### design/flow/config.mk
export PLATFORM = sky130hd
export DESIGN_NAME = sample_dsp
export DESIGN_NICKNAME = sample_dsp
export VERILOG_FILES = /design/flow/design.v
export SDC_FILE = /design/flow/constraint.sdc
export NUM_CORES = 4
export LEC_CHECK = 0
export CAP_MARGIN = 30
export CELL_PAD_IN_SITES_DETAIL_PLACEMENT = 1
export CELL_PAD_IN_SITES_GLOBAL_PLACEMENT = 2
export CORE_MARGIN = 6
export CORE_UTILIZATION = 40
export CTS_CLUSTER_SIZE = 80
export MIN_ROUTING_LAYER = met2
export PLACE_DENSITY_LB_ADDON = 0.03
export SLEW_MARGIN = 20
### design/flow/design.v
	module clk_1M(clk0, rst_n, clk_1M, tick);
	input clk0, rst_n;
	output clk_1M;
	output tick;	 
	reg [7:0] cnt;
	reg clk_1M;
	assign tick = (cnt == 8'd19) && !clk_1M;
	always@(posedge clk0 or negedge rst_n)
	begin
		if(!rst_n)	
		begin
			cnt <= 0;
			clk_1M <= 0;
		end
		else
		begin
			if(cnt == 8'd19) 
			begin
				cnt <= 0;
				clk_1M <= ~clk_1M;
			end
			else	cnt <= cnt + 8'h1;
		end
	end
	endmodule
module Encoder(clk, en, clk_rd, chA, chB, rst_n, data);
  input       clk;
  input       en;
  input       rst_n;
  input       chA, chB;
  input       clk_rd;
  output[15:0] data;
  reg[15:0]    data;                                     
  reg[15:0]    databuf;
  reg[1:0]     state;                                     
  reg[1:0]	   state_r1, state_r2;
  wire         outputflag;                                
  reg          clk_rd_r1;
  reg		   	clk_rd_r0;
  wire [1:0]	state_pre, state_last;
  assign outputflag = (clk_rd_r0 & (~clk_rd_r1));
  assign state_pre = state & state_r1;
  assign state_last = state_r1 & state_r2;
  always@(posedge clk or negedge rst_n)
  begin
    if(!rst_n)
    begin
      state <= 0;
      databuf <= 0;
      data <= 0;
      clk_rd_r0 <= 0;
      clk_rd_r1 <= 0;
      state_r1 <= 0;
      state_r2 <= 0;
    end
    else if(en)
      begin
        state[0] <= chA;
        state[1] <= chB;
        clk_rd_r0 <= clk_rd;
        clk_rd_r1 <= clk_rd_r0;
        state_r1 <= state;
        state_r2 <= state_r1;
        if(outputflag)  
        begin
          data <= databuf;
          databuf <= 0;
        end
        else
        begin
			case({state_last, state_pre})
			4'b0010:  databuf <= databuf - 16'd1;
			4'b1011:  databuf <= databuf - 16'd1;
			4'b1101:  databuf <= databuf - 16'd1;
			4'b0100:  databuf <= databuf - 16'd1;
			4'b0001:  databuf <= databuf + 16'd1;
			4'b0111:  databuf <= databuf + 16'd1;
			4'b1110:  databuf <= databuf + 16'd1;
			4'b1000:  databuf <= databuf + 16'd1;
			default:  databuf <= databuf;
			endcase
		end
      end
  end
  endmodule
module IncEncoderGroup(clk_encoder, en, rst_n, RD, chA, chB,
								data_out0, data_out1, data_out2, data_out3, data_out4, data_out5, data_out6);
input clk_encoder, en, rst_n;
input RD;
input [6:0]chA;
input [6:0]chB;
output [15:0]data_out0;
output [15:0]data_out1;
output [15:0]data_out2;
output [15:0]data_out3;
output [15:0]data_out4;
output [15:0]data_out5;
output [15:0]data_out6;
	Encoder	encoder_0(
					.clk(clk_encoder), 
					.en(en), 
					.clk_rd(~RD), 
					.chA(chA[0]), 
					.chB(chB[0]), 
					.rst_n(rst_n), 
					.data(data_out0)
					);
	Encoder	encoder_1(
					.clk(clk_encoder), 
					.en(en), 
					.clk_rd(~RD), 
					.chA(chA[1]), 
					.chB(chB[1]), 
					.rst_n(rst_n), 
					.data(data_out1)
					);
	Encoder	encoder_2(
					.clk(clk_encoder), 
					.en(en), 
					.clk_rd(~RD), 
					.chA(chA[2]), 
					.chB(chB[2]), 
					.rst_n(rst_n), 
					.data(data_out2)
					);
	Encoder	encoder_3(
					.clk(clk_encoder), 
					.en(en), 
					.clk_rd(~RD), 
					.chA(chA[3]), 
					.chB(chB[3]), 
					.rst_n(rst_n), 
					.data(data_out3)
					);
	Encoder	encoder_4(
					.clk(clk_encoder), 
					.en(en), 
					.clk_rd(~RD), 
					.chA(chA[4]), 
					.chB(chB[4]), 
					.rst_n(rst_n), 
					.data(data_out4)
					);
	Encoder	encoder_5(
					.clk(clk_encoder), 
					.en(en), 
					.clk_rd(~RD), 
					.chA(chA[5]), 
					.chB(chB[5]), 
					.rst_n(rst_n), 
					.data(data_out5)
					);
	Encoder	encoder_6(
					.clk(clk_encoder), 
					.en(en), 
					.clk_rd(~RD), 
					.chA(chA[6]), 
					.chB(chB[6]), 
					.rst_n(rst_n), 
					.data(data_out6)
					);
	endmodule
module AbsEncoder(clk, 
						clk_rd, 
						rst_n, data_in, cs0_n, cs1_n, busy0, convst, enc_rst, 
						data_out0, data_out1, data_out2, data_out3, data_out4, data_out5, data_out6, data_out7, 
						data_out8, data_out9, data_outA, data_outB, data_outC, data_outD, data_outE, data_outF 
						);
	input clk, rst_n, busy0;
	input clk_rd;
	input[15:0] 	data_in;
	output 			convst, enc_rst, cs0_n, cs1_n;
	output[15:0]	data_out0;
	output[15:0]	data_out1;
	output[15:0]	data_out2;
	output[15:0]	data_out3;
	output[15:0]	data_out4;
	output[15:0]	data_out5;
	output[15:0]	data_out6;
	output[15:0]	data_out7;
	output[15:0]	data_out8;
	output[15:0]	data_out9;
	output[15:0]	data_outA;
	output[15:0]	data_outB;
	output[15:0]	data_outC;
	output[15:0]	data_outD;
	output[15:0]	data_outE;
	output[15:0]	data_outF;
	reg[15:0]		data_out0;	
	reg[15:0]		data_out1;
	reg[15:0]		data_out2;
	reg[15:0]		data_out3;
	reg[15:0]		data_out4;
	reg[15:0]		data_out5;
	reg[15:0]		data_out6;
	reg[15:0]		data_out7;
	reg[15:0]		data_out8;
	reg[15:0]		data_out9;
	reg[15:0]		data_outA;
	reg[15:0]		data_outB;
	reg[15:0]		data_outC;
	reg[15:0]		data_outD;
	reg[15:0]		data_outE;
	reg[15:0]		data_outF;
	reg				convst, enc_rst, cs0_n, cs1_n;
	reg[2:0]		enc_rst_cnt;
	reg[7:0]		data_cnt;
	reg[3:0]		convst_cnt;
	wire        outputflag;                                
	reg         clk_rd_r1;
	reg		   clk_rd_r0;
	assign outputflag = (clk_rd_r0 & (~clk_rd_r1));
	always@ (posedge clk or negedge rst_n)
	begin
		if(!rst_n)
		begin
			enc_rst <= 1'b1;
			enc_rst_cnt <= 0;
		end
		else
		begin
			if(enc_rst_cnt == 3'b111)
				enc_rst <= 0;
			else
				enc_rst_cnt <= enc_rst_cnt + 3'b001;
		end
	end
	reg busy0_r;
	reg rd_start;
	wire busy0_neg;
	assign busy0_neg = (busy0_r & (~busy0));	 
	always@ (posedge clk or negedge rst_n)
	begin
		if(!rst_n)
		begin
			busy0_r <= 1'b0;
			clk_rd_r0 <= 1'b0;
			clk_rd_r1 <= 1'b0;
		end
		else
		begin
			busy0_r <= busy0;
         clk_rd_r0 <= clk_rd;
         clk_rd_r1 <= clk_rd_r0;
		end
	end
	always@ (posedge clk or negedge rst_n)
	begin
		if(!rst_n)
		begin
			data_cnt <= 0;
		end
		else
		begin
			if(rd_start)
				data_cnt <= data_cnt + 8'h1;
			else
				data_cnt <= 8'd0;
		end
	end
	always@ (posedge clk or negedge rst_n)
	begin
		if(!rst_n)
		begin
			convst_cnt <= 0;
		end
		else
		begin
			if(!convst)
				convst_cnt <= convst_cnt + 4'h1;
			else
				convst_cnt <= 4'd0;
		end
	end	
	always@ (posedge clk or negedge rst_n)
	begin
		if(!rst_n)
		begin
			data_out0 <= 0;
			data_out1 <= 0;
			data_out2 <= 0;
			data_out3 <= 0;
			data_out4 <= 0;
			data_out5 <= 0;
			data_out6 <= 0;
			data_out7 <= 0;
			data_out8 <= 0;
			data_out9 <= 0;
			data_outA <= 0;
			data_outB <= 0;
			data_outC <= 0;
			data_outD <= 0;
			data_outE <= 0;
			data_outF <= 0;
			convst <= 1'b1;			
			cs0_n <= 1'b1;
			cs1_n <= 1'b1;
			rd_start <= 1'b0;
		end
		else
		begin
			if(outputflag && (!enc_rst))
			begin
				convst <= 1'b0;		 
			end
			if(convst_cnt == 4'd4)
				convst <= 1'b1;		 
			if(busy0_neg)				 
			begin
				rd_start <= 1'b1;
			end
			if(rd_start)
			begin
				case(data_cnt)
					8'd0:	
					begin
						cs0_n <= 0;
						cs1_n <= 1;
					end
					8'd1:
					begin
						cs0_n <= 1;
						cs1_n <= 1;
						data_out0 <= data_in;
					end
					8'd2:	
					begin
						cs0_n <= 0;
						cs1_n <= 1;
					end
					8'd3:
					begin
						cs0_n <= 1;
						cs1_n <= 1;
						data_out1 <= data_in;
					end
					8'd4:	
					begin
						cs0_n <= 0;
						cs1_n <= 1;
					end
					8'd5:
					begin
						cs0_n <= 1;
						cs1_n <= 1;
						data_out2 <= data_in;
					end
					8'd6:	
					begin
						cs0_n <= 0;
						cs1_n <= 1;
					end
					8'd7:
					begin
						cs0_n <= 1;
						cs1_n <= 1;
						data_out3 <= data_in;
					end
					8'd8:	
					begin
						cs0_n <= 0;
						cs1_n <= 1;
					end
					8'd9:
					begin
						cs0_n <= 1;
						cs1_n <= 1;
						data_out4 <= data_in;
					end
					8'd10:	
					begin
						cs0_n <= 0;
						cs1_n <= 1;
					end
					8'd11:
					begin
						cs0_n <= 1;
						cs1_n <= 1;
						data_out5 <= data_in;
					end
					8'd12:
					begin
						cs0_n <= 0;
						cs1_n <= 1;
					end
					8'd13:
					begin
						cs0_n <= 1;
						cs1_n <= 1;
						data_out6 <= data_in;
					end
					8'd14:	
					begin
						cs0_n <= 0;
						cs1_n <= 1;
					end
					8'd15:
					begin
						cs0_n <= 1;
						cs1_n <= 1;
						data_out7 <= data_in;
					end
					8'd16:
					begin
						cs0_n <= 1;
						cs1_n <= 0;				
					end
					8'd17:
					begin
						cs0_n <= 1;
						cs1_n <= 1;
						data_out8 <= data_in;
					end
					8'd18:
					begin
						cs0_n <= 1;
						cs1_n <= 0;
					end
					8'd19:
					begin
						cs0_n <= 1;
						cs1_n <= 1;
						data_out9 <= data_in;
					end
					8'd20:	
					begin
						cs0_n <= 1;
						cs1_n <= 0;
					end
					8'd21:
					begin
						cs0_n <= 1;
						cs1_n <= 1;
						data_outA <= data_in;
					end
					8'd22:
					begin
						cs0_n <= 1;
						cs1_n <= 0;
					end
					8'd23:
					begin
						cs0_n <= 1;
						cs1_n <= 1;
						data_outB <= data_in;
					end
					8'd24:
					begin
						cs0_n <= 1;
						cs1_n <= 0;
					end
					8'd25:
					begin
						cs0_n <= 1;
						cs1_n <= 1;
						data_outC <= data_in;
					end
					8'd26:
					begin
						cs0_n <= 1;
						cs1_n <= 0;					
					end
					8'd27:
					begin
						cs0_n <= 1;
						cs1_n <= 1;
						data_outD <= data_in;
					end
					8'd28:
					begin
						cs0_n <= 1;
						cs1_n <= 0;	
					end
					8'd29:
					begin
						cs0_n <= 1;
						cs1_n <= 1;	
						data_outE <= data_in;
					end
					8'd30:
					begin
						cs0_n <= 1;
						cs1_n <= 0;
					end
					8'd31:
					begin
						cs0_n <= 1;
						cs1_n <= 1;	
						data_outF <= data_in;
						rd_start <= 0;
					end
					default:
					begin
						cs0_n <= 1;
						cs1_n <= 1;
					end
				endcase
			end
		end
	end
endmodule
module ParaBus(clk, rst_n, DSP_Add, DSP_Data_in, DSP_Data_out, DSP_Data_oe, WR, RD, CS0, LED,
					IncEncoder1, IncEncoder2, IncEncoder3, IncEncoder4,
					IncEncoder5, IncEncoder6, IncEncoder7, IncEncoderRd,
					AbsEncoder0, AbsEncoder1, AbsEncoder2, AbsEncoder3,
					AbsEncoder4, AbsEncoder5, AbsEncoder6, AbsEncoder7,
					AbsEncoder8, AbsEncoder9, AbsEncoderA, AbsEncoderB,
					AbsEncoderC, AbsEncoderD, AbsEncoderE, AbsEncoderF); 
input clk, rst_n;
input [7:0] DSP_Add;			 
input WR,RD,CS0;				 
input [15:0] IncEncoder1;
input [15:0] IncEncoder2;
input [15:0] IncEncoder3;
input [15:0] IncEncoder4;
input [15:0] IncEncoder5;
input [15:0] IncEncoder6;
input [15:0] IncEncoder7;
input [15:0] AbsEncoder0;
input [15:0] AbsEncoder1;
input [15:0] AbsEncoder2;
input [15:0] AbsEncoder3;
input [15:0] AbsEncoder4;
input [15:0] AbsEncoder5;
input [15:0] AbsEncoder6;
input [15:0] AbsEncoder7;
input [15:0] AbsEncoder8;
input [15:0] AbsEncoder9;
input [15:0] AbsEncoderA;
input [15:0] AbsEncoderB;
input [15:0] AbsEncoderC;
input [15:0] AbsEncoderD;
input [15:0] AbsEncoderE;
input [15:0] AbsEncoderF;
output [3:0] LED;				 
output IncEncoderRd;
input [15:0] DSP_Data_in;
output [15:0] DSP_Data_out;
output DSP_Data_oe;		 
reg [15:0] DSP_Data_reg;
reg [15:0] Control_reg;
reg [3:0] LED_reg; 
reg WR_r, RD_r, oe_reg;
wire wr_rise = WR & ~WR_r;
wire rd_fall = ~RD & RD_r;
always @ (posedge clk or negedge rst_n) 
begin 
	if(!rst_n)
	begin
		Control_reg <= 16'h0000;
		LED_reg <= 4'h0;
	end
	else if(wr_rise && CS0==1'b0)	 
	begin 
		case(DSP_Add)
			6'h00:	
			begin
				Control_reg <= DSP_Data_in;
			end
			6'h01: 		 
			begin 
				LED_reg <= DSP_Data_in[3:0]; 
			end
		endcase 
	end 
end 
always @ (posedge clk or negedge rst_n)
begin 
if(!rst_n)
    DSP_Data_reg <= 16'h0000;
else if(rd_fall && CS0 == 1'b0)	 
    begin
		case(DSP_Add)
			6'h00:
			begin
				DSP_Data_reg <= Control_reg;
			end
        	6'h10:	
			begin 
				DSP_Data_reg <= IncEncoder1;	
			end
        	6'h11:	
			begin 
				DSP_Data_reg <= IncEncoder2;	
			end
        	6'h12:	
			begin 
				DSP_Data_reg <= IncEncoder3;	
			end
        	6'h13:	
			begin 
				DSP_Data_reg <= IncEncoder4;	
			end
        	6'h14:	
			begin 
				DSP_Data_reg <= IncEncoder5;	
			end
        	6'h15:	
			begin 
				DSP_Data_reg <= IncEncoder6;	
			end
        	6'h16:	
			begin 
				DSP_Data_reg <= IncEncoder7;	
			end
        	6'h20:	
			begin 
				DSP_Data_reg <= AbsEncoder0;	
			end
        	6'h21:	
			begin 
				DSP_Data_reg <= AbsEncoder1;	
			end
        	6'h22:	
			begin 
				DSP_Data_reg <= AbsEncoder2;	
			end
        	6'h23:	
			begin 
				DSP_Data_reg <= AbsEncoder3;	
			end
        	6'h24:	
			begin 
				DSP_Data_reg <= AbsEncoder4;	
			end
        	6'h25:	
			begin 
				DSP_Data_reg <= AbsEncoder5;	
			end
        	6'h26:	
			begin 
				DSP_Data_reg <= AbsEncoder6;	
			end			
       	6'h27:	
			begin 
				DSP_Data_reg <= AbsEncoder7;	
			end
        	6'h28:	
			begin 
				DSP_Data_reg <= AbsEncoder8;	
			end
        	6'h29:	
			begin 
				DSP_Data_reg <= AbsEncoder9;	
			end
        	6'h2A:	
			begin 
				DSP_Data_reg <= AbsEncoderA;	
			end
        	6'h2B:	
			begin 
				DSP_Data_reg <= AbsEncoderB;	
			end
        	6'h2C:	
			begin 
				DSP_Data_reg <= AbsEncoderC;	
			end
        	6'h2D:	
			begin 
				DSP_Data_reg <= AbsEncoderD;	
			end
        	6'h2E:	
			begin 
				DSP_Data_reg <= AbsEncoderE;	
			end			
       	6'h2F:	
			begin 
				DSP_Data_reg <= AbsEncoderF;	
			end	
			endcase 
	end 
end
assign IncEncoderRd = Control_reg[0];
assign LED = LED_reg;
always @ (posedge clk or negedge rst_n)
begin
	if(!rst_n)
	begin
		WR_r <= 1'b1;
		RD_r <= 1'b1;
		oe_reg <= 1'b0;
	end
	else
	begin
		WR_r <= WR;
		RD_r <= RD;
		oe_reg <= (CS0 == 1'b0 && RD == 1'b0);
	end
end
assign DSP_Data_out = DSP_Data_reg;
assign DSP_Data_oe = oe_reg;
endmodule 
module sample_dsp(
	input         clk_20M,
	input         rst_n,
	input         WR,
	input         RD,
	input         CS0,
	input  [7:0]  DSP_Add,
	input  [15:0] DSP_Data_in,
	output [15:0] DSP_Data_out,
	output        DSP_Data_oe,
	input  [6:0]  chAn,
	input  [6:0]  chBn,
	input  [15:0] data_in,
	input         busy0,
	output [3:0]  LED,
	output        cs0_n,
	output        cs1_n,
	output        convst,
	output        enc_rst
);
	wire        clk_1M, tick_1M;
	wire        IncEncoderRd;
	wire [15:0] inc0, inc1, inc2, inc3, inc4, inc5, inc6;
	wire [15:0] abs0, abs1, abs2, abs3, abs4, abs5, abs6, abs7;
	wire [15:0] abs8, abs9, absA, absB, absC, absD, absE, absF;
	clk_1M inst45(.clk0(clk_20M), .rst_n(rst_n), .clk_1M(clk_1M), .tick(tick_1M));
	IncEncoderGroup inst(
		.clk_encoder(clk_20M), .en(tick_1M), .rst_n(rst_n), .RD(IncEncoderRd),
		.chA(~chAn), .chB(~chBn),
		.data_out0(inc0), .data_out1(inc1), .data_out2(inc2), .data_out3(inc3),
		.data_out4(inc4), .data_out5(inc5), .data_out6(inc6));
	AbsEncoder inst1(
		.clk(clk_20M), .clk_rd(IncEncoderRd), .rst_n(rst_n),
		.data_in(data_in), .cs0_n(cs0_n), .cs1_n(cs1_n), .busy0(busy0),
		.convst(convst), .enc_rst(enc_rst),
		.data_out0(abs0), .data_out1(abs1), .data_out2(abs2), .data_out3(abs3),
		.data_out4(abs4), .data_out5(abs5), .data_out6(abs6), .data_out7(abs7),
		.data_out8(abs8), .data_out9(abs9), .data_outA(absA), .data_outB(absB),
		.data_outC(absC), .data_outD(absD), .data_outE(absE), .data_outF(absF));
	ParaBus ParaBusInst(
		.clk(clk_20M), .rst_n(rst_n),
		.DSP_Add(DSP_Add), .DSP_Data_in(DSP_Data_in), .DSP_Data_out(DSP_Data_out),
		.DSP_Data_oe(DSP_Data_oe), .WR(WR), .RD(RD), .CS0(CS0), .LED(LED),
		.IncEncoder1(inc0), .IncEncoder2(inc1), .IncEncoder3(inc2), .IncEncoder4(inc3),
		.IncEncoder5(inc4), .IncEncoder6(inc5), .IncEncoder7(inc6), .IncEncoderRd(IncEncoderRd),
		.AbsEncoder0(abs0), .AbsEncoder1(abs1), .AbsEncoder2(abs2), .AbsEncoder3(abs3),
		.AbsEncoder4(abs4), .AbsEncoder5(abs5), .AbsEncoder6(abs6), .AbsEncoder7(abs7),
		.AbsEncoder8(abs8), .AbsEncoder9(abs9), .AbsEncoderA(absA), .AbsEncoderB(absB),
		.AbsEncoderC(absC), .AbsEncoderD(absD), .AbsEncoderE(absE), .AbsEncoderF(absF));
endmodule
### design/flow/constraint.sdc
create_clock -name core_clock -period 5.0 [get_ports {clk_20M}]
set_input_delay 1.0000 -clock core_clock [delete_from_list [all_inputs] [get_ports {clk_20M}]]
set_output_delay 1.0000 -clock core_clock [all_outputs]
set_load 0.01 [all_outputs]
### design/flow/run.sh
#!/bin/bash
# the make line also repeats each setting of config.mk as NAME=value (left out here)
make -C /OpenROAD-flow-scripts/flow DESIGN_CONFIG=/design/flow/config.mk WORK_HOME=/design/flow/orfs CLKGATE_MAP_FILE= finish
==> results of run 1 <==
## through the flow
step           utilization (%)  hold slack [ns]  power, uW
2_1_floorplan                -            0.354       8230
3_3_place_gp              43.4            0.403       8930
3_5_place_dp              43.5            0.403       9150
4_1_cts                   46.7            0.420      14500
5_1_grt                   46.7            0.423      15100
6_report                  46.8            0.405      14600
## routing by layer
metal	vias to the layer above	track usage, %
met5	-	12.7
met4	32	5.86
met3	698	48.6
met2	9076	41.4
met1	10800	-
li1	10000	-
## area by class of cell
type	count	area share (%)
Sequential cell	595	42.6
Multi-Input combinational cell	1925	42.1
Clock buffer	110	6.10
Timing Repair Buffer	159	4.45
Tap cell	969	3.47
Clock inverter	22	0.765
Inverter	48	0.515
Antenna cell	8	0.0572
==> reports/results.ini, run 1 <==
[final_timing]
timing.final.max_slew_violations=0
setup_repair_after_global_routing_missed_its_margin=no
setup_violations=0
setup_clock_skew_after_layout_ns=0.0238
hold_violation_count_in_the_final_report=0
clock.fmax_mhz=228
postLayoutSetupSlackWorst_ns=0.621
period_minus_slack_ns=4.38
worstMarginPinSlew_ns=1.10
setup_tns_ns=0
slew-limit-headroom_pct=26.8
fin_crit_sh_pct=87.6

[power_and_ir_drop]
share_clk_of_total_power_pct=37.2
seq_power_share_pct=45.2
power-top-group=sequential cells
pwr_per_cell_area_nw_per_um2=416
p_sw_uw=4070
comb_power_share_pct=17.6
power_clock_uw=5420
power_switching_share_pct=27.9
worst_ir_drop_vdd_v=0.000217
static_power_due_to_leakage_uw=0.0157
power.internal_uw=10500
sequentialPower_uw=6580
comb_cell_power_uw=2560

[routing]
drcViolationCount=0
postRouteWirelength_mm=100
dr.first_iter.drc_count=3734
routed.top_layer=met5
dr_wl_met2_mm=50.8
viasPerCell=7.99
detailroute.wirelength.met3_mm=41.8
ant_nets=0
vias=30600
pre_repair_dr_iteration_count=9
routedWlPerCell_um=26.1
drt-met1-wl_um=0

[critical_path]
cpLargestDelayFamily=AND-OR/OR-AND gates
capture_point_of_the_worst_path=inst.encoder_5.databuf[14]
cpMostUsedCell=o21ai_0
crit_start=inst.encoder_5.state[1]
timing.critical_path.from_type=flop
worst-endpoint-required_ns=5.52
cp.depth=17
rr_worst_depth=17
cp.buffers_inverters=1
r2r_start=inst.encoder_5.state[1]
cp-end-kind=flop
rr_endpoint=inst.encoder_5.databuf[14]
critical_path.max_stage_delay_ns=0.64
arrival_ns=4.90
worstPathCellList=nand3_1, o21a_1, o22ai_1, nand2_1, o21ai_0, a22o_1, inv_1, ha_1, nor2b_1, o21a_1, o21ai_0, nand2_1, and4_1, a2111oi_0, o31ai_1, xnor2_1, o21ai_0
worstPathMaxFanout=14
crit_path_top_delay_cell=a2111oi_0
reg2reg_setup_slack_ns=0.62
path_class=flop to flop

[yosys]
synth-main-ff-cell=dfrtp_1
xor_share_pct=3.22
simple_gate_share_pct=9.31
fp_nets=2900
most_common_cell=dfrtp_1
ys_top_cells_by_count=dfrtp_1 (589), mux2_2 (401), nand2_1 (298)
ys.warnings.count=4
synth.lib_cells_used.distinct=76
adder_share_pct=4.86
asyncSetResetFlopFracSynth_pct=100
syn-instance-count=2726
number_of_enable_flip_flop_cells=0
synth_area_sq_um=30500
top_area_share_pct=48.4
yosys-stat-area_sq_um=30500
post_synthesis_mean_instance_area_sq_um=11.2
synth_stat.cells=2726
synth_sequential_area_ratio_pct=48.9
netlist_top_cells_area=dfrtp_1 (48%), mux2_2 (15%), ha_1 (4.4%)
post_synth_mux_area_share_pct=16.6
logic_family=multiplexers
ys.flops=595
compound_share_synth_pct=14.2
synth_top_cell_by_area=dfrtp_1

[floorplanning]
die_h_um=288
row_cnt=100
fp_util_pct=40.7
floorplan.io_pins=85
dieArea_sq_um=82900
die_w_um=288
fp.coreArea_sq_um=74800

[cts]
reg_clk_slew_reported_paths_ns=0.06
clk_path_buf_depth=3
tritoncts=built
clk_root_buffer_cell=clkbuf_16
post-cts-setup-buffer-count=0
cts_hold_buffers=0
clock_sink_count=595
cts_buffers=72
cts-resized-gates=0
worstSkewPairLatency_ns=0.64
cts_htree_levels=3

[finish]
finish.cell_count_without_fillers=3836
area.combinational_sq_um=14700
footprint_of_the_flip_flops_and_latches_sq_um=14900
nets=2975
final_cell_area_sq_um=35000
fillers=7919
area_growth_pct=14.9

[global_route]
overflow=0
first_global_vias=35700
antenna_found_initial=0
grt_first_pass_wirelength_mm=151
overall_global_routing_resource_usage_pct=35.0
largest_net_degree_at_the_start_of_global_routing=113

[job]
tool_warnings=40
max-cap-violations=0

[min_path]
min-delay-path-class=flop to flop
min_path_cells=0
hp-start=inst1.clk_rd_r0
timing.hold.worst_endpoint=inst1.clk_rd_r1

[placed_design]
globalplace.congestion=0.927
placement.cell_area_sq_um=32500
place_inst=3693
place.detailed.hpwl_mm=66.9
pre_cts_slack_ns=0.768
port_buffers=84

[status]
run_status=finished clean

==> run 2: changes to the inputs <==
- CAP_MARGIN: 30 -> 20
- CELL_PAD_IN_SITES_DETAIL_PLACEMENT: 1 -> default
- CELL_PAD_IN_SITES_GLOBAL_PLACEMENT: 2 -> default
- CORE_MARGIN: 6 -> 2
- CORE_UTILIZATION: 40 -> 72
- CTS_CLUSTER_SIZE: 80 -> default
- MIN_ROUTING_LAYER: met2 -> default
- PLACE_DENSITY: default -> 0.67
- PLACE_DENSITY_LB_ADDON: 0.03 -> default
- clock period: 5.0 -> 3.56 ns (I/O delays scaled with it)
==> run 2 against run 1 <==
Net effect:
- now fails the layout checks on setup timing
- count of clock-buffer cells in the layout down 15
- utilization increased by 37 points
- final cell count decreased by 9.6%
- routed wire length down 15%
- hold slack worse by 0.31 ns
- die size decreased by 47%
- cell area rose by 0.20%
- non-clock buffer count is 95 higher
- sequential cell count did not move
- first-iteration DRC count fell by 30%
- setup slack worse by 0.71 ns
- clock power increased by 14%
- critical path type is now input pin to flop
- largest power group unchanged
==> reports/results.ini, run 2 <==
[routing]
postRouteWirelength_mm=85.0
viasPerCell=6.81
vias=23600
drcViolationCount=0
ant_nets=0
routedWlPerCell_um=24.5
pre_repair_dr_iteration_count=6
dr.first_iter.drc_count=2598

[power_and_ir_drop]
comb_power_share_pct=18.5
seq_power_share_pct=48.8
worst_ir_drop_vdd_v=0.000448
comb_cell_power_uw=3520
power.internal_uw=13900
static_power_due_to_leakage_uw=0.0159
sequentialPower_uw=9280
power-top-group=sequential cells
power_switching_share_pct=26.8
pwr_per_cell_area_nw_per_um2=542
power_clock_uw=6200
final_total_power_uw=19000
share_clk_of_total_power_pct=32.7
p_sw_uw=5090

[final_timing]
hold_ws_ns=0.0995
setup_clock_skew_after_layout_ns=0.0329
setup_repair_after_global_routing_missed_its_margin=yes
setup_tns_ns=-0.0861
period_minus_slack_ns=3.65
postLayoutSetupSlackWorst_ns=-0.0861
timing.final.max_slew_violations=0
worstMarginPinSlew_ns=1.12
clock.fmax_mhz=274
slew-limit-headroom_pct=23.3
setup_violations=1
hold_violation_count_in_the_final_report=0
fin_crit_sh_pct=102

[finish]
fillers=2309
area_growth_pct=15.1
final_core_util_pct=83.8
area.combinational_sq_um=15100
nets=3057
footprint_of_the_flip_flops_and_latches_sq_um=14900

[yosys]
adder_share_pct=4.86
synth_stat.cells=2726
fp_nets=2900
post_synthesis_mean_instance_area_sq_um=11.2
xor_share_pct=3.22
post_synth_mux_area_share_pct=16.6
synth-main-ff-cell=dfrtp_1
synth_area_sq_um=30500
asyncSetResetFlopFracSynth_pct=100
number_of_enable_flip_flop_cells=0
synth_sequential_area_ratio_pct=48.9
compound_share_synth_pct=14.2
synth.lib_cells_used.distinct=76
synth_top_cell_by_area=dfrtp_1
most_common_cell=dfrtp_1
netlist_top_cells_area=dfrtp_1 (48%), mux2_2 (15%), ha_1 (4.4%)
ys.warnings.count=4
ys_top_cells_by_count=dfrtp_1 (589), mux2_2 (401), nand2_1 (298)
logic_family=multiplexers
syn-instance-count=2726
simple_gate_share_pct=9.31
top_area_share_pct=48.4
yosys-stat-area_sq_um=30500
ys.flops=595

[job]
tool_warnings=33
max-cap-violations=0

[cts]
worstSkewPairLatency_ns=0.63
clk_root_buffer_cell=clkbuf_16
cts_hold_buffers=0
cts_buffers=59
reg_clk_slew_reported_paths_ns=0.06
clk_path_buf_depth=3
cts_htree_levels=2
tritoncts=built
clock_sink_count=595

[placed_design]
globalplace.congestion=0.934
place.detailed.hpwl_mm=57.6
port_buffers=84

[floorplanning]
die_w_um=210
die_h_um=210
dieArea_sq_um=44000
row_cnt=75
fp_util_pct=72.8
fp.coreArea_sq_um=41900
floorplan.io_pins=85

[critical_path]
worstPathCellList=clkdlybuf4s50_1, buf_4, nor3_2, a221oi_1, o21ai_0, a31oi_1, o22ai_1, a2111oi_0, buf_4, o21ai_0
worst-endpoint-required_ns=4.05
cp-end-kind=flop
rr_worst_depth=19
path_class=input pin to flop
crit_path_top_delay_cell=a2111oi_0
critical_path.max_stage_delay_ns=0.89
arrival_ns=4.13
rr_endpoint=inst.encoder_1.databuf[12]
timing.critical_path.from_type=input pin
capture_point_of_the_worst_path=ParaBusInst.DSP_Data_reg[1]
r2r_start=inst.encoder_1.state_r2[0]
worstPathMaxFanout=19
cp.depth=10
reg2reg_setup_slack_ns=0.11
cpLargestDelayFamily=AND-OR/OR-AND gates
crit_start=DSP_Add[3]
cp.buffers_inverters=3

[min_path]
min-delay-path-class=input pin to async pin

[global_route]
largest_net_degree_at_the_start_of_global_routing=93
overall_global_routing_resource_usage_pct=38.8
antenna_found_initial=3
overflow=0
grt_first_pass_wirelength_mm=133
first_global_vias=23600

[status]
checkFailReasons=setup timing
run_status=failed layout checks

run 2: routing by layer:
metal	track usage (%)	part of all wire [%]	vias to the layer above
met1	53.4	40	11900
met5	0	0	-
li1	-	-	10300
met4	17.4	4.8	0
met2	61.6	47	1103
met3	6.19	8.0	278
run 2: through the flow:
| stage | setup WS (ns) | instances | area, sq um |
|---|---|---|---|
| 2_1_floorplan | 0.00163 | 2726 | 30500 |
| 3_3_place_gp | -0.472 | 3342 | 32600 |
| 3_5_place_dp | -0.436 | 3342 | 32600 |
| 4_1_cts | 0.00436 | 3448 | 34600 |
| 5_1_grt | -0.0693 | 3465 | 35100 |
| 6_report | -0.0861 | 3467 | 35100 |
run 2: final cells by class:
type / count / share of cell area [%]
Multi-Input combinational cell: 1925 / 43.0
Sequential cell: 595 / 42.5
Timing Repair Buffer: 254 / 6.52
Clock buffer: 95 / 5.17
Tap cell: 539 / 1.92
Inverter: 48 / 0.528
Clock inverter: 9 / 0.289
Antenna cell: 2 / 0.0143
run 2: repair_timing:
action,CTS,global route
buffers inserted,2,16
endpoints found under the setup margin,14,31
resized,11,82
hold endpoints to repair,0,0
pin swaps,2,31
==> run 3: changes to the inputs <==
- ABC_AREA: default -> 1
- CTS_CLUSTER_DIAMETER: default -> 211
- CTS_CLUSTER_SIZE: default -> 13
- PLACE_DENSITY: 0.67 -> default
- PLACE_DENSITY_LB_ADDON: default -> 0.28
- SETUP_SLACK_MARGIN: default -> 0.34
- clock period: 3.56 -> 2.46 ns (I/O delays scaled with it)
==> run 3 against run 2 <==
Net effect:
- the flow now stops in 5_1_grt
- die size up 2.4%
- synthesized cell count increased by 47%
- area after synthesis grew 2.5%
==> reports/results.ini, run 3 <==
[status]
run_status=did not finish
flow.stopped_at=5_1_grt
error_line=[ERROR GRT-0232] Routing congestion too high. Check the congestion heatmap in the GUI.

[yosys]
post_synthesis_mean_instance_area_sq_um=7.79
ys.flops=595
synth-main-ff-cell=dfrtp_1
adder_share_pct=4.74
fp_nets=4180
top_area_share_pct=47.2
number_of_enable_flip_flop_cells=0
compound_share_synth_pct=11.5
xor_share_pct=2.13
netlist_top_cells_area=dfrtp_1 (47%), nand2_1 (14%), nand3_1 (8.0%)
post_synth_mux_area_share_pct=0.0722
synth_top_cell_by_area=dfrtp_1
ys.warnings.count=4
synth_stat.cells=4006
synth.lib_cells_used.distinct=41
yosys-stat-area_sq_um=31200
ys_top_cells_by_count=nand2_1 (1,171), dfrtp_1 (589), nand3_1 (497)
syn-instance-count=4006
logic_family=simple AND/OR/NAND/NOR gates
synth_sequential_area_ratio_pct=47.7
synth_area_sq_um=31200
simple_gate_share_pct=27.7
most_common_cell=nand2_1
asyncSetResetFlopFracSynth_pct=100

[placed_design]
placement.cell_area_sq_um=33500
port_buffers=84
globalplace.congestion=1.02
place_inst=4636
place.detailed.hpwl_mm=61.5

[cts]
clk_root_buffer_cell=clkbuf_16
cts_buffers=51
clk_path_buf_depth=3
clock_sink_count=595
cts_htree_levels=2

[global_route]
overall_global_routing_resource_usage_pct=84.9
overflow=230

[floorplanning]
floorplan.io_pins=85
fp_util_pct=72.8
die_w_um=212
row_cnt=76
fp.coreArea_sq_um=42900
dieArea_sq_um=45000
die_h_um=212

## run 3: repair_timing
action | 4_1_cts
buffers inserted | 99
pin swaps | 152
endpoints found under the setup margin | 182
endpoints found under the hold margin | 39
gates cloned | 9
gates resized | 413
hold buffers | 1
## run 3: through the flow
stage | total power [uW] | hold slack, ns | worst slack, ns | util, % | setup TNS (ns)
floorplan | 16100 | 0.196 | 0.336 | - | 0
detailed placement | 18000 | 0.387 | -0.212 | 78.0 | -2.87
CTS | 25700 | 0.319 | 0.221 | 88.5 | 0
global placement | 17700 | 0.377 | -0.156 | 78.0 | -1.77
## run 3: per-layer routing
metal	GRT overflow	global-route usage [%]
met5	0	39.9
met4	101	86.4
met3	12	74.1
met2	113	95.7
met1	4	86.0
==> run 4: changes to the inputs <==
- ABC_AREA: 1 -> default
- CORE_UTILIZATION: 72 -> 69
- PLACE_DENSITY_LB_ADDON: 0.28 -> default
- SETUP_SLACK_MARGIN: 0.34 -> default
- clock period: 2.46 -> 3.72 ns (I/O delays scaled with it)
==> run 4 against run 3 <==
Net effect:
- the run now finishes clean
- synthesized cell count down 32%
- area after synthesis down 2.4%
- die size up 1.8%
==> reports/results.ini, run 4 <==
[yosys]
post_synth_mux_area_share_pct=16.6
simple_gate_share_pct=9.31
synth_area_sq_um=30500
synth.lib_cells_used.distinct=76
post_synthesis_mean_instance_area_sq_um=11.2
asyncSetResetFlopFracSynth_pct=100
ys_top_cells_by_count=dfrtp_1 (589), mux2_2 (401), nand2_1 (298)
ys.flops=595
ys.warnings.count=4
adder_share_pct=4.86
number_of_enable_flip_flop_cells=0
synth-main-ff-cell=dfrtp_1
synth_stat.cells=2726
xor_share_pct=3.22
synth_top_cell_by_area=dfrtp_1
netlist_top_cells_area=dfrtp_1 (48%), mux2_2 (15%), ha_1 (4.4%)
top_area_share_pct=48.4
logic_family=multiplexers
synth_sequential_area_ratio_pct=48.9
fp_nets=2900
yosys-stat-area_sq_um=30500
compound_share_synth_pct=14.2
syn-instance-count=2726
most_common_cell=dfrtp_1

[final_timing]
timing.final.max_slew_violations=0
setup_violations=0
slew-limit-headroom_pct=27.6
clock.fmax_mhz=276
setup_clock_skew_after_layout_ns=0.0272
worstMarginPinSlew_ns=1.08
hold_violation_count_in_the_final_report=0
fin_crit_sh_pct=97.4
setup_tns_ns=0
period_minus_slack_ns=3.62

[status]
run_status=finished clean

[placed_design]
port_buffers=84
place_inst=3356
place.detailed.hpwl_mm=57.1
globalplace.congestion=0.954

[routing]
routedWlPerCell_um=24.1
drcViolationCount=0
pre_repair_dr_iteration_count=8
viasPerCell=6.67
dr.first_iter.drc_count=2465
vias=23000
ant_nets=0
postRouteWirelength_mm=82.9

[power_and_ir_drop]
comb_power_share_pct=19.7
share_clk_of_total_power_pct=28.5
power.internal_uw=12300
comb_cell_power_uw=3370
worst_ir_drop_vdd_v=0.000408
sequentialPower_uw=8840
final_total_power_uw=17100
power_clock_uw=4870
power-top-group=sequential cells
p_sw_uw=4730
pwr_per_cell_area_nw_per_um2=501
static_power_due_to_leakage_uw=0.0155
power_switching_share_pct=27.7
seq_power_share_pct=51.8

[global_route]
grt_first_pass_wirelength_mm=130
overflow=0
first_global_vias=23300
overall_global_routing_resource_usage_pct=36.2
antenna_found_initial=3
largest_net_degree_at_the_start_of_global_routing=84

[critical_path]
cp.buffers_inverters=2
worstPathCellList=o21a_1, o22ai_1, nand2_1, o21ai_0, a22o_2, clkinvlp_4, buf_6, ha_1, o21a_1, o21a_1, o41a_1, a221o_1, a21o_1, a21oi_2, xnor2_1, a22o_1
arrival_ns=4.11
timing.critical_path.from_type=flop
reg2reg_setup_slack_ns=0.1
crit_start=inst.encoder_0.state_r2[0]
path_class=flop to flop
rr_worst_depth=16
worst-endpoint-required_ns=4.21
cp-end-kind=flop
r2r_start=inst.encoder_0.state_r2[0]
cpLargestDelayFamily=AND-OR/OR-AND gates
worstPathMaxFanout=6
cpMostUsedCell=o21a_1
cp.depth=16
capture_point_of_the_worst_path=inst.encoder_0.databuf[14]
rr_endpoint=inst.encoder_0.databuf[14]
critical_path.max_stage_delay_ns=0.44
crit_path_top_delay_cell=dfrtp_2

[cts]
cts_htree_levels=2
clk_path_buf_depth=3
reg_clk_slew_reported_paths_ns=0.07
worstSkewPairLatency_ns=0.63
clk_root_buffer_cell=clkbuf_16
tritoncts=built
cts_hold_buffers=0
clock_sink_count=595
cts_buffers=51

[job]
tool_warnings=32
max-cap-violations=0

[finish]
nets=3009
fillers=2766
finish.cell_count_without_fillers=3444
final_core_util_pct=78.7
area_growth_pct=12.0

[floorplanning]
die_h_um=214
fp_util_pct=70.2
floorplan.io_pins=85
dieArea_sq_um=45800
row_cnt=76
die_w_um=214
fp.coreArea_sq_um=43400

[min_path]
min-delay-path-class=input pin to async pin

==> run 4: through the flow <==
step | worst slack, ns | hold WS (ns) | instance area (sq um)
finish | 0.0962 | 0.129 | 34100
floorplan | 0.0862 | 0.354 | 30500
detailed placement | -0.181 | 0.386 | 32400
CTS | 0.0188 | 0.160 | 33800
global placement | -0.102 | 0.373 | 32400
global route | -0.106 | 0.201 | 34100
==> run 4: layout make-up <==
type	instances	area, sq um	share of cell area (%)
multi-input cells	1925	14900	43.8
flip-flops and latches	595	14900	43.7
repair buffers	214	1970	5.77
clock buffers	70	1350	3.95
well taps	585	732	2.15
inverters	48	184	0.539
clock inverters	4	31.3	0.0917
diodes	3	7.51	0.0220
==> run 4: what timing repair did <==
action	in CTS	in global routing
pin swaps	1	11
setup buffers	0	11
resized	8	71
cloned	0	0
endpoints found under the setup margin	9	32
==> run 4: layer usage <==
| metal | vias to the layer above | track usage (%) | wire, um |
|---|---|---|---|
| met5 | - | 0 | 11 |
| met4 | 2 | 16.4 | 3840 |
| met3 | 244 | 5.83 | 6250 |
| met2 | 961 | 56.7 | 38300 |
| met1 | 11600 | 50.2 | 34500 |
| li1 | 10200 | - | - |
==> run 5: changes to the inputs <==
- ABC_AREA: default -> 1
- CAP_MARGIN: 20 -> 10
- CELL_PAD_IN_SITES_DETAIL_PLACEMENT: default -> 2
- CELL_PAD_IN_SITES_GLOBAL_PLACEMENT: default -> 1
- CORE_ASPECT_RATIO: default -> 1.82
- CORE_MARGIN: 2 -> 5
- CORE_UTILIZATION: 69 -> 50
- CTS_CLUSTER_DIAMETER: 211 -> 358
- CTS_CLUSTER_SIZE: 13 -> 36
- GPL_ROUTABILITY_DRIVEN: default -> 1
- GPL_TIMING_DRIVEN: default -> 0
- HOLD_SLACK_MARGIN: default -> 0.26
- MAX_ROUTING_LAYER: default -> met4
- PLACE_DENSITY_LB_ADDON: default -> 0.11
- SLEW_MARGIN: 20 -> 25
- TNS_END_PERCENT: default -> 70
- clock period: 3.72 -> 7.88 ns (I/O delays scaled with it)
==> run 5 against run 4 <==
Net effect:
- the run now fails in 3_5_place_dp
- die size rose by 48%
- area after synthesis rose by 2.5%
- synthesized cell count rose by 47%
==> reports/results.ini, run 5 <==
[status]
run_status=did not finish
flow.stopped_at=3_5_place_dp
error_line=[ERROR DPL-0033] detailed placement checks failed during check placement.

[yosys]
synth-main-ff-cell=dfrtp_1
fp_nets=4180
adder_share_pct=4.74
ys.warnings.count=4
post_synthesis_mean_instance_area_sq_um=7.79
yosys-stat-area_sq_um=31200
simple_gate_share_pct=27.7
most_common_cell=nand2_1
top_area_share_pct=47.2
compound_share_synth_pct=11.5
ys_top_cells_by_count=nand2_1 (1,171), dfrtp_1 (589), nand3_1 (497)
logic_family=simple AND/OR/NAND/NOR gates
synth_top_cell_by_area=dfrtp_1
ys.flops=595
synth_area_sq_um=31200
syn-instance-count=4006
synth.lib_cells_used.distinct=41
synth_sequential_area_ratio_pct=47.7
post_synth_mux_area_share_pct=0.0722
asyncSetResetFlopFracSynth_pct=100
synth_stat.cells=4006
xor_share_pct=2.13
number_of_enable_flip_flop_cells=0
netlist_top_cells_area=dfrtp_1 (47%), nand2_1 (14%), nand3_1 (8.0%)

[floorplanning]
fp.coreArea_sq_um=61900
floorplan.io_pins=85
die_h_um=347
fp_util_pct=50.4
row_cnt=123
die_w_um=195
dieArea_sq_um=67700

[placed_design]
port_buffers=84
globalplace.congestion=0.986

-- run 5: metrics by stage --
step           total power [uW]  setup slack, ns
2_1_floorplan              5010             5.12
3_3_place_gp               5540           -22.11
==> run 6: changes to the inputs <==
- CAP_MARGIN: 10 -> 20
- CELL_PAD_IN_SITES_DETAIL_PLACEMENT: 2 -> default
- CELL_PAD_IN_SITES_GLOBAL_PLACEMENT: 1 -> 2
- CORE_ASPECT_RATIO: 1.82 -> default
- CORE_MARGIN: 5 -> 2
- CORE_UTILIZATION: 50 -> 52
- CTS_CLUSTER_DIAMETER: 358 -> 326
- CTS_CLUSTER_SIZE: 36 -> 93
- GPL_ROUTABILITY_DRIVEN: 1 -> default
- GPL_TIMING_DRIVEN: 0 -> default
- HOLD_SLACK_MARGIN: 0.26 -> 0.3
- MAX_ROUTING_LAYER: met4 -> default
- PLACE_DENSITY: default -> 0.35
- PLACE_DENSITY_LB_ADDON: 0.11 -> default
- SETUP_SLACK_MARGIN: default -> 1.4
- SLEW_MARGIN: 25 -> 20
- TNS_END_PERCENT: 70 -> 30
- clock period: 7.88 -> 5.0 ns (I/O delays scaled with it)
==> run 6 against run 5 <==
Net effect:
- the run fails in 3_1_place_gp_skip_io
- area after synthesis unchanged
- die size fell by 8.5%
- synthesized cell count stayed put
==> reports/results.ini, run 6 <==
[status]
run_status=did not finish
flow.stopped_at=3_1_place_gp_skip_io
error_line=[ERROR GPL-0301] Utilization 100.441 % exceeds 100%.

[yosys]
syn-instance-count=4006
xor_share_pct=2.13
synth_area_sq_um=31200
synth_stat.cells=4006
ys.warnings.count=4
synth_sequential_area_ratio_pct=47.7
yosys-stat-area_sq_um=31200
adder_share_pct=4.74
number_of_enable_flip_flop_cells=0
synth.lib_cells_used.distinct=41
fp_nets=4180
post_synth_mux_area_share_pct=0.0722
ys_top_cells_by_count=nand2_1 (1,171), dfrtp_1 (589), nand3_1 (497)
most_common_cell=nand2_1
post_synthesis_mean_instance_area_sq_um=7.79
ys.flops=595
netlist_top_cells_area=dfrtp_1 (47%), nand2_1 (14%), nand3_1 (8.0%)
synth-main-ff-cell=dfrtp_1
logic_family=simple AND/OR/NAND/NOR gates
synth_top_cell_by_area=dfrtp_1
simple_gate_share_pct=27.7
compound_share_synth_pct=11.5
asyncSetResetFlopFracSynth_pct=100
top_area_share_pct=47.2

[floorplanning]
fp_util_pct=52.8
die_h_um=249
dieArea_sq_um=62000
row_cnt=89
die_w_um=249
fp.coreArea_sq_um=59100

==> run 7: changes to the inputs <==
- CAP_MARGIN: 20 -> 40
- CELL_PAD_IN_SITES_GLOBAL_PLACEMENT: 2 -> default
- CORE_ASPECT_RATIO: default -> 0.69
- CORE_UTILIZATION: 52 -> 72
- CTS_CLUSTER_DIAMETER: 326 -> 58
- CTS_CLUSTER_SIZE: 93 -> 10
- HOLD_SLACK_MARGIN: 0.3 -> 0.24
- PLACE_DENSITY: 0.35 -> 0.4
- SETUP_SLACK_MARGIN: 1.4 -> 0.3
- TNS_END_PERCENT: 30 -> 15
- clock period: 5.0 -> 2.01 ns (I/O delays scaled with it)
==> run 7 against run 6 <==
Net effect:
- the flow stops in 5_1_grt
- die size shrank 27%
- synthesized cell count stayed put
- area after synthesis did not move
==> reports/results.ini, run 7 <==
[yosys]
most_common_cell=nand2_1
synth_area_sq_um=31200
syn-instance-count=4006
adder_share_pct=4.74
synth.lib_cells_used.distinct=41
synth-main-ff-cell=dfrtp_1
ys.flops=595
synth_sequential_area_ratio_pct=47.7
top_area_share_pct=47.2
logic_family=simple AND/OR/NAND/NOR gates
simple_gate_share_pct=27.7
post_synthesis_mean_instance_area_sq_um=7.79
compound_share_synth_pct=11.5
yosys-stat-area_sq_um=31200
netlist_top_cells_area=dfrtp_1 (47%), nand2_1 (14%), nand3_1 (8.0%)
ys.warnings.count=4
ys_top_cells_by_count=nand2_1 (1,171), dfrtp_1 (589), nand3_1 (497)
synth_stat.cells=4006
xor_share_pct=2.13
post_synth_mux_area_share_pct=0.0722
asyncSetResetFlopFracSynth_pct=100
number_of_enable_flip_flop_cells=0
fp_nets=4180
synth_top_cell_by_area=dfrtp_1

[placed_design]
port_buffers=84
globalplace.congestion=1.03
placement.cell_area_sq_um=35800
place.detailed.hpwl_mm=72.7

[cts]
clk_root_buffer_cell=clkbuf_16
clk_path_buf_depth=3
cts_buffers=69
cts_htree_levels=3
clock_sink_count=595

[floorplanning]
die_w_um=255
row_cnt=63
dieArea_sq_um=45000
fp.coreArea_sq_um=42900
fp_util_pct=72.8
die_h_um=177
floorplan.io_pins=85

[status]
run_status=did not finish
flow.stopped_at=5_1_grt
error_line=[ERROR DPL-0038] Utilization greater than 100%, impossible to legalize

-- run 7: metrics by stage --
stage	utilization [%]	setup WS [ns]	hold slack (ns)	setup TNS [ns]	instances
after global placement	83.4	-0.571	0.360	-31.07	4844
after floorplan	-	-0.0375	0.106	-0.494	4006
after CTS	93.8	-0.322	0.286	-17.87	5023
after detailed placement	83.4	-0.681	0.359	-40.86	4845
-- run 7: timing repair --
item	4_1_cts
gates resized	413
buffers inserted	76
pin swaps	157
hold endpoints to repair	461
gates cloned	5
endpoints found under the setup margin	492
hold buffers	2
==> run 8: changes to the inputs <==
- CAP_MARGIN: 40 -> 20
- CORE_ASPECT_RATIO: 0.69 -> 0.5
- CTS_CLUSTER_DIAMETER: 58 -> 398
- CTS_CLUSTER_SIZE: 10 -> 98
- HOLD_SLACK_MARGIN: 0.24 -> default
- PLACE_DENSITY: 0.4 -> 0.37
- SETUP_SLACK_MARGIN: 0.3 -> 0.29
- TNS_END_PERCENT: 15 -> 20
- clock period: 2.01 -> 2.48 ns (I/O delays scaled with it)
==> run 8 against run 7 <==
Net effect:
- the run again fails in 5_1_grt
- die size rose by 0.16%
- synthesized cell count did not move
- area after synthesis did not move
==> reports/results.ini, run 8 <==
[yosys]
syn-instance-count=4006
synth.lib_cells_used.distinct=41
simple_gate_share_pct=27.7
ys.warnings.count=4
synth_stat.cells=4006
fp_nets=4180
post_synth_mux_area_share_pct=0.0722
ys.flops=595
netlist_top_cells_area=dfrtp_1 (47%), nand2_1 (14%), nand3_1 (8.0%)
asyncSetResetFlopFracSynth_pct=100
adder_share_pct=4.74
post_synthesis_mean_instance_area_sq_um=7.79
number_of_enable_flip_flop_cells=0
synth-main-ff-cell=dfrtp_1
most_common_cell=nand2_1
synth_top_cell_by_area=dfrtp_1
top_area_share_pct=47.2
xor_share_pct=2.13
ys_top_cells_by_count=nand2_1 (1,171), dfrtp_1 (589), nand3_1 (497)
yosys-stat-area_sq_um=31200
logic_family=simple AND/OR/NAND/NOR gates
synth_area_sq_um=31200
synth_sequential_area_ratio_pct=47.7
compound_share_synth_pct=11.5

[placed_design]
place.detailed.hpwl_mm=67.2
port_buffers=84
placement.cell_area_sq_um=33600
globalplace.congestion=1.04
place_inst=4660

[status]
error_line=[ERROR GRT-0232] Routing congestion too high. Check the congestion heatmap in the GUI.
flow.stopped_at=5_1_grt
run_status=did not finish

[global_route]
overall_global_routing_resource_usage_pct=76.7
overflow=8

[cts]
clk_path_buf_depth=3
cts_htree_levels=1
cts_buffers=10
clock_sink_count=595
clk_root_buffer_cell=clkbuf_16

[floorplanning]
fp_util_pct=73.6
row_cnt=53
dieArea_sq_um=45100
die_w_um=298
floorplan.io_pins=85
fp.coreArea_sq_um=42400
die_h_um=151

==> run 8: repair_timing <==
action,4_1_cts
pin swaps,135
endpoints found under the setup margin,178
setup buffers,100
gates resized,356
hold buffers,1
cloned,6
hold endpoints to repair,28
==> run 8: stage by stage <==
stage / hold WS (ns) / utilization (%) / setup slack [ns]
2_1_floorplan: 0.200 / - / 0.300
4_1_cts: 0.234 / 86.7 / 0.168
3_3_place_gp: 0.358 / 79.2 / -0.391
3_5_place_dp: 0.372 / 79.2 / -0.466
==> run 8: layer usage <==
| metal | overflow | track usage, % |
|---|---|---|
| met1 | 0 | 79.3 |
| met2 | 1 | 90.8 |
| met3 | 2 | 62.6 |
| met4 | 5 | 69.8 |
| met5 | 0 | 54.0 |
==> run 9: changes to the inputs <==
- CTS_CLUSTER_DIAMETER: 398 -> 397
- CTS_CLUSTER_SIZE: 98 -> 95
- PLACE_DENSITY: 0.37 -> 0.39
- SETUP_SLACK_MARGIN: 0.29 -> 0.33
- TNS_END_PERCENT: 20 -> default
- clock period: 2.48 -> 2.46 ns (I/O delays scaled with it)
==> run 9 against run 8 <==
Net effect:
- the flow again stops in 5_1_grt
- synthesized cell count unchanged
- area after synthesis unchanged
- die size unchanged
==> reports/results.ini, run 9 <==
[yosys]
synth_top_cell_by_area=dfrtp_1
syn-instance-count=4006
synth-main-ff-cell=dfrtp_1
synth_area_sq_um=31200
adder_share_pct=4.74
top_area_share_pct=47.2
synth.lib_cells_used.distinct=41
ys_top_cells_by_count=nand2_1 (1,171), dfrtp_1 (589), nand3_1 (497)
logic_family=simple AND/OR/NAND/NOR gates
post_synth_mux_area_share_pct=0.0722
synth_sequential_area_ratio_pct=47.7
netlist_top_cells_area=dfrtp_1 (47%), nand2_1 (14%), nand3_1 (8.0%)
synth_stat.cells=4006
post_synthesis_mean_instance_area_sq_um=7.79
asyncSetResetFlopFracSynth_pct=100
ys.flops=595
simple_gate_share_pct=27.7
ys.warnings.count=4
xor_share_pct=2.13
most_common_cell=nand2_1
yosys-stat-area_sq_um=31200
number_of_enable_flip_flop_cells=0
compound_share_synth_pct=11.5
fp_nets=4180

[global_route]
overflow=808
overall_global_routing_resource_usage_pct=89.9

[floorplanning]
fp_util_pct=73.6
floorplan.io_pins=85
row_cnt=53
die_h_um=151
fp.coreArea_sq_um=42400
dieArea_sq_um=45100
die_w_um=298

[cts]
clk_root_buffer_cell=clkbuf_16
cts_buffers=10
clk_path_buf_depth=3
clock_sink_count=595
cts_htree_levels=1

[placed_design]
placement.cell_area_sq_um=33600
place.detailed.hpwl_mm=66.9
globalplace.congestion=1.01
port_buffers=84

[status]
flow.stopped_at=5_1_grt
run_status=did not finish
error_line=[ERROR GRT-0232] Routing congestion too high. Check the congestion heatmap in the GUI.

## run 9: through the flow
| stage | setup WS, ns | std cells |
|---|---|---|
| floorplan | 0.336 | 4006 |
| global placement | -0.159 | 4655 |
| detailed placement | -0.182 | 4655 |
| CTS | 0.0693 | 4800 |
## run 9: metal layers
metal | track usage (%) | overflow
met4 | 88.0 | 237
met3 | 81.9 | 110
met2 | 101 | 337
met5 | 78.7 | 36
met1 | 88.0 | 88
## run 9: repair_timing
item,4_1_cts
endpoints found under the setup margin,127
hold buffers,1
cloned,7
pin swaps,180
buffers inserted,123
gates resized,478
endpoints found under the hold margin,38
==> run 10: changes to the inputs <==
- CAP_MARGIN: 20 -> 0
- CORE_ASPECT_RATIO: 0.5 -> default
- CTS_CLUSTER_DIAMETER: 397 -> 211
- CTS_CLUSTER_SIZE: 95 -> 13
- PLACE_DENSITY: 0.39 -> default
- PLACE_DENSITY_LB_ADDON: default -> 0.28
- SETUP_SLACK_MARGIN: 0.33 -> 0.27
- clock period: 2.46 -> 2.54 ns (I/O delays scaled with it)
==> run 10 against run 9 <==
Net effect:
- now fails the layout checks on setup timing
- synthesized cell count is the same
- area after synthesis is the same
- die size shrank 0.22%
==> reports/results.ini, run 10 <==
[status]
run_status=failed layout checks
checkFailReasons=setup timing

[floorplanning]
row_cnt=76
fp.coreArea_sq_um=42900
die_h_um=212
dieArea_sq_um=45000
floorplan.io_pins=85
die_w_um=212
fp_util_pct=72.8

[yosys]
xor_share_pct=2.13
synth.lib_cells_used.distinct=41
adder_share_pct=4.74
post_synth_mux_area_share_pct=0.0722
number_of_enable_flip_flop_cells=0
top_area_share_pct=47.2
post_synthesis_mean_instance_area_sq_um=7.79
compound_share_synth_pct=11.5
asyncSetResetFlopFracSynth_pct=100
synth_top_cell_by_area=dfrtp_1
ys.flops=595
ys_top_cells_by_count=nand2_1 (1,171), dfrtp_1 (589), nand3_1 (497)
fp_nets=4180
syn-instance-count=4006
simple_gate_share_pct=27.7
synth_sequential_area_ratio_pct=47.7
most_common_cell=nand2_1
yosys-stat-area_sq_um=31200
netlist_top_cells_area=dfrtp_1 (47%), nand2_1 (14%), nand3_1 (8.0%)
ys.warnings.count=4
synth-main-ff-cell=dfrtp_1
logic_family=simple AND/OR/NAND/NOR gates
synth_stat.cells=4006
synth_area_sq_um=31200

[power_and_ir_drop]
worst_ir_drop_vdd_v=0.000609
final_total_power_uw=25600
sequentialPower_uw=13200
comb_cell_power_uw=4880
seq_power_share_pct=51.8
power-top-group=sequential cells
comb_power_share_pct=19.1
p_sw_uw=8310
pwr_per_cell_area_nw_per_um2=663
power.internal_uw=17300
share_clk_of_total_power_pct=29.1
power_clock_uw=7430
static_power_due_to_leakage_uw=0.0187
power_switching_share_pct=32.5

[critical_path]
worst-endpoint-required_ns=3.01
rr_endpoint=inst.encoder_4.databuf[7]
cp.buffers_inverters=2
arrival_ns=3.41
worstPathMaxFanout=6
critical_path.max_stage_delay_ns=0.48
crit_path_top_delay_cell=dfrtp_2
cp-end-kind=flop
rr_worst_depth=12
cp.depth=12
crit_start=inst.encoder_4.state_r1[1]
timing.critical_path.from_type=flop
cpMostUsedCell=nand2_4
r2r_start=inst.encoder_4.state_r1[1]
cpLargestDelayFamily=simple AND/OR/NAND/NOR gates
path_class=flop to flop
reg2reg_setup_slack_ns=-0.40
worstPathCellList=nand2_4, xor2_2, nand2_4, ha_1, nand3_1, nand2_2, buf_6, nand2_1, o211ai_1, buf_4, xnor2_2, o22ai_1
capture_point_of_the_worst_path=inst.encoder_4.databuf[7]

[final_timing]
setup_violations=23
postLayoutSetupSlackWorst_ns=-0.400
hold_violation_count_in_the_final_report=0
timing.final.max_slew_violations=0
fin_crit_sh_pct=116
setup_repair_after_global_routing_missed_its_margin=yes
period_minus_slack_ns=2.94
clock.fmax_mhz=340
setup_clock_skew_after_layout_ns=0.0150
slew-limit-headroom_pct=26.5
worstMarginPinSlew_ns=1.10

[routing]
routedWlPerCell_um=26.1
viasPerCell=7.12
pre_repair_dr_iteration_count=22
vias=34300
dr.first_iter.drc_count=6933
ant_nets=0
drcViolationCount=0
dr_wl_met2_mm=51.5
drt-met1-wl_mm=39.1
routed.top_layer=met5
postRouteWirelength_mm=126
detailroute.wirelength.met3_mm=19.3

[cts]
cts_htree_levels=2
tritoncts=built
worstSkewPairLatency_ns=0.64
clock_sink_count=595
clk_path_buf_depth=3
cts_buffers=51
clk_root_buffer_cell=clkbuf_16
reg_clk_slew_reported_paths_ns=0.07

[finish]
finish.cell_count_without_fillers=4814
final_cell_area_sq_um=38500
final_core_util_pct=89.9
area_growth_pct=23.5
nets=4368

[global_route]
first_global_vias=28300
overall_global_routing_resource_usage_pct=42.5
largest_net_degree_at_the_start_of_global_routing=190
overflow=0
antenna_found_initial=7
grt_first_pass_wirelength_mm=150

[placed_design]
globalplace.congestion=1.06
port_buffers=84
place.detailed.hpwl_mm=60.3
place_inst=4625
placement.cell_area_sq_um=33200

[min_path]
min-delay-path-class=input pin to flop
timing.hold.worst_endpoint=ParaBusInst.WR_r
hp-start=WR
min_path_cells=1

[job]
tool_warnings=37
max-cap-violations=0

run 10: what timing repair did:
action / CTS / global route
gates cloned: 4 / 3
resized: 145 / 484
hold endpoints to repair: 34 / 0
setup endpoints to repair: 61 / 124
buffers inserted: 35 / 58
pin swaps: 26 / 155
hold buffers: 1 / 0
run 10: metrics by stage:
step / worst slack (ns) / hold slack, ns / setup TNS [ns]
3_5_place_dp: -0.198 / 0.368 / -2.13
2_1_floorplan: 0.339 / 0.212 / 0
3_3_place_gp: -0.125 / 0.357 / -1.16
6_report: -0.400 / 0.297 / -1.80
5_1_grt: -0.423 / 0.297 / -2.76
4_1_cts: 0.232 / 0.295 / 0
run 10: routing by layer:
metal  vias up  GRT usage [%]
met3      1521           9.96
met4         4           25.5
met2      3781           65.4
met5         -              0
li1      13500              -
met1     15400           55.3
run 10: cell type report:
type / instances / area, sq um
sequential: 595 / 14900
fill: 1780 / 4340
timing repair buffer: 305 / 3060
multi-input combinational: 2963 / 17300
tap: 585 / 732
clock buffer: 75 / 1370
clock inverter: 3 / 37.5
antenna: 10 / 25.0
inverter: 278 / 1080
==> run 11: changes to the inputs <==
- CAP_MARGIN: 0 -> 20
- CORE_UTILIZATION: 72 -> 70
- CTS_CLUSTER_DIAMETER: 211 -> 206
- CTS_CLUSTER_SIZE: 13 -> default
- PLACE_DENSITY_LB_ADDON: 0.28 -> 0.09
- SETUP_SLACK_MARGIN: 0.27 -> default
- clock period: 2.54 -> 2.8 ns (I/O delays scaled with it)
==> run 11 against run 10 <==
Net effect:
- the run now finishes clean
- first-iteration DRC count fell by 53%
- non-clock buffer count fell by 115
- hold slack improved by 0.079 ns
- via count fell by 19%
- critical path depth fell by 1
- cell area fell by 8.9%
- critical endpoint is now inst.encoder_1.databuf[9]
- global-route usage fell by 5.5 points
- die size rose by 2.8%
- clock skew rose by 0.017 ns
- sequential power fell by about 10%
- clock power rose by 12%
- sequential cell count did not move
==> reports/results.ini, run 11 <==
[status]
run_status=finished clean

[min_path]
hp-start=WR
timing.hold.worst_endpoint=ParaBusInst.WR_r
min-delay-path-class=input pin to flop
min_path_cells=1

[global_route]
first_global_vias=26700
grt_first_pass_wirelength_mm=138
antenna_found_initial=1
overall_global_routing_resource_usage_pct=37.0
overflow=0
largest_net_degree_at_the_start_of_global_routing=124

[yosys]
simple_gate_share_pct=27.7
top_area_share_pct=47.2
xor_share_pct=2.13
compound_share_synth_pct=11.5
asyncSetResetFlopFracSynth_pct=100
adder_share_pct=4.74
syn-instance-count=4006
fp_nets=4180
post_synth_mux_area_share_pct=0.0722
logic_family=simple AND/OR/NAND/NOR gates
synth-main-ff-cell=dfrtp_1
synth_top_cell_by_area=dfrtp_1
number_of_enable_flip_flop_cells=0
ys_top_cells_by_count=nand2_1 (1,171), dfrtp_1 (589), nand3_1 (497)
synth.lib_cells_used.distinct=41
post_synthesis_mean_instance_area_sq_um=7.79
ys.flops=595
synth_area_sq_um=31200
netlist_top_cells_area=dfrtp_1 (47%), nand2_1 (14%), nand3_1 (8.0%)
yosys-stat-area_sq_um=31200
most_common_cell=nand2_1
ys.warnings.count=4
synth_stat.cells=4006
synth_sequential_area_ratio_pct=47.7

[power_and_ir_drop]
sequentialPower_uw=11900
share_clk_of_total_power_pct=34.7
pwr_per_cell_area_nw_per_um2=684
worst_ir_drop_vdd_v=0.000591
seq_power_share_pct=49.4
power_switching_share_pct=29.6
power_clock_uw=8330
p_sw_uw=7110
comb_power_share_pct=15.9
comb_cell_power_uw=3820
power.internal_uw=16900
power-top-group=sequential cells
static_power_due_to_leakage_uw=0.0180

[critical_path]
cpLargestDelayFamily=simple AND/OR/NAND/NOR gates
r2r_start=inst.encoder_1.state_r1[0]
path_class=flop to flop
worst-endpoint-required_ns=3.31
timing.critical_path.from_type=flop
cp.depth=11
capture_point_of_the_worst_path=inst.encoder_1.databuf[9]
arrival_ns=3.10
rr_worst_depth=11
rr_endpoint=inst.encoder_1.databuf[9]
critical_path.max_stage_delay_ns=0.42
cp.buffers_inverters=1
cp-end-kind=flop
worstPathCellList=nand2_1, xor2_1, nand2_2, buf_4, ha_1, nand2_1, nor2_1, a21boi_0, o21ai_0, nand2_1, o21ai_1
crit_path_top_delay_cell=dfrtp_1
crit_start=inst.encoder_1.state_r1[0]
cpMostUsedCell=nand2_1
reg2reg_setup_slack_ns=0.21
worstPathMaxFanout=9

[floorplanning]
dieArea_sq_um=46300
fp.coreArea_sq_um=44100
row_cnt=77
fp_util_pct=70.7
die_h_um=215
floorplan.io_pins=85
die_w_um=215

[cts]
worstSkewPairLatency_ns=0.65
clk_root_buffer_cell=clkbuf_16
clk_path_buf_depth=3
cts_htree_levels=2
clock_sink_count=595
reg_clk_slew_reported_paths_ns=0.06
cts_buffers=60
tritoncts=built
post-cts-setup-buffer-count=0

[finish]
area_growth_pct=12.5
fillers=3145
nets=4257

[placed_design]
globalplace.congestion=0.988
pre_cts_slack_ns=-0.0562
port_buffers=84
place.detailed.hpwl_mm=58.3

[routing]
routedWlPerCell_um=17.7
drcViolationCount=0
dr.first_iter.drc_count=3226
postRouteWirelength_mm=83.8
detail_route.antenna_diodes=0
pre_repair_dr_iteration_count=8
vias=27900
ant_nets=0
viasPerCell=5.91

[final_timing]
hold_violation_count_in_the_final_report=0
slew-limit-headroom_pct=43.9
fin_crit_sh_pct=92.6
clock.fmax_mhz=386
setup_tns_ns=0
worstMarginPinSlew_ns=0.840
setup_clock_skew_after_layout_ns=0.0317
setup_violations=0
timing.final.max_slew_violations=0
hold_ws_ns=0.375
postLayoutSetupSlackWorst_ns=0.207
period_minus_slack_ns=2.59

[job]
max-cap-violations=0
tool_warnings=32

[run 11: timing repair]
item | CTS | global route
gates resized | 0 | 6
endpoints found under the setup margin | 0 | 17
hold buffers | 1 | 0
hold endpoints to repair | 37 | 0
[run 11: cell type report]
class                      instances  area [sq um]  share of cell area [%]
sequential                       595         14900                    42.4
clock inverter                    22           251                   0.716
timing repair buffer             190          1920                    5.47
multi-input combinational       2958         14500                    41.2
clock buffer                      90          1790                    5.11
tap                              592           741                    2.11
inverter                         278          1050                    2.98
[run 11: metrics by stage]
stage / utilization [%] / power, uW / cell area [sq um] / std cells
after floorplan: - / 14100 / 31200 / 4006
final: 79.6 / 24000 / 35100 / 4725
after CTS: 79.5 / 24000 / 35100 / 4725
after global routing: 79.6 / 25100 / 35100 / 4725
after detailed placement: 74.9 / 15700 / 33000 / 4612
after global placement: 74.9 / 15500 / 33000 / 4612
[run 11: metal layers]
layer  track usage (%)  up-vias  wire length [um]
met4              19.5        0              4580
met5                 0        -                 0
met3              6.33      246              6790
met2              57.3     1242             37800
li1                  -    13400                 -
met1              50.5    13100             34700
Power is estimated from default activity; no workload was simulated.
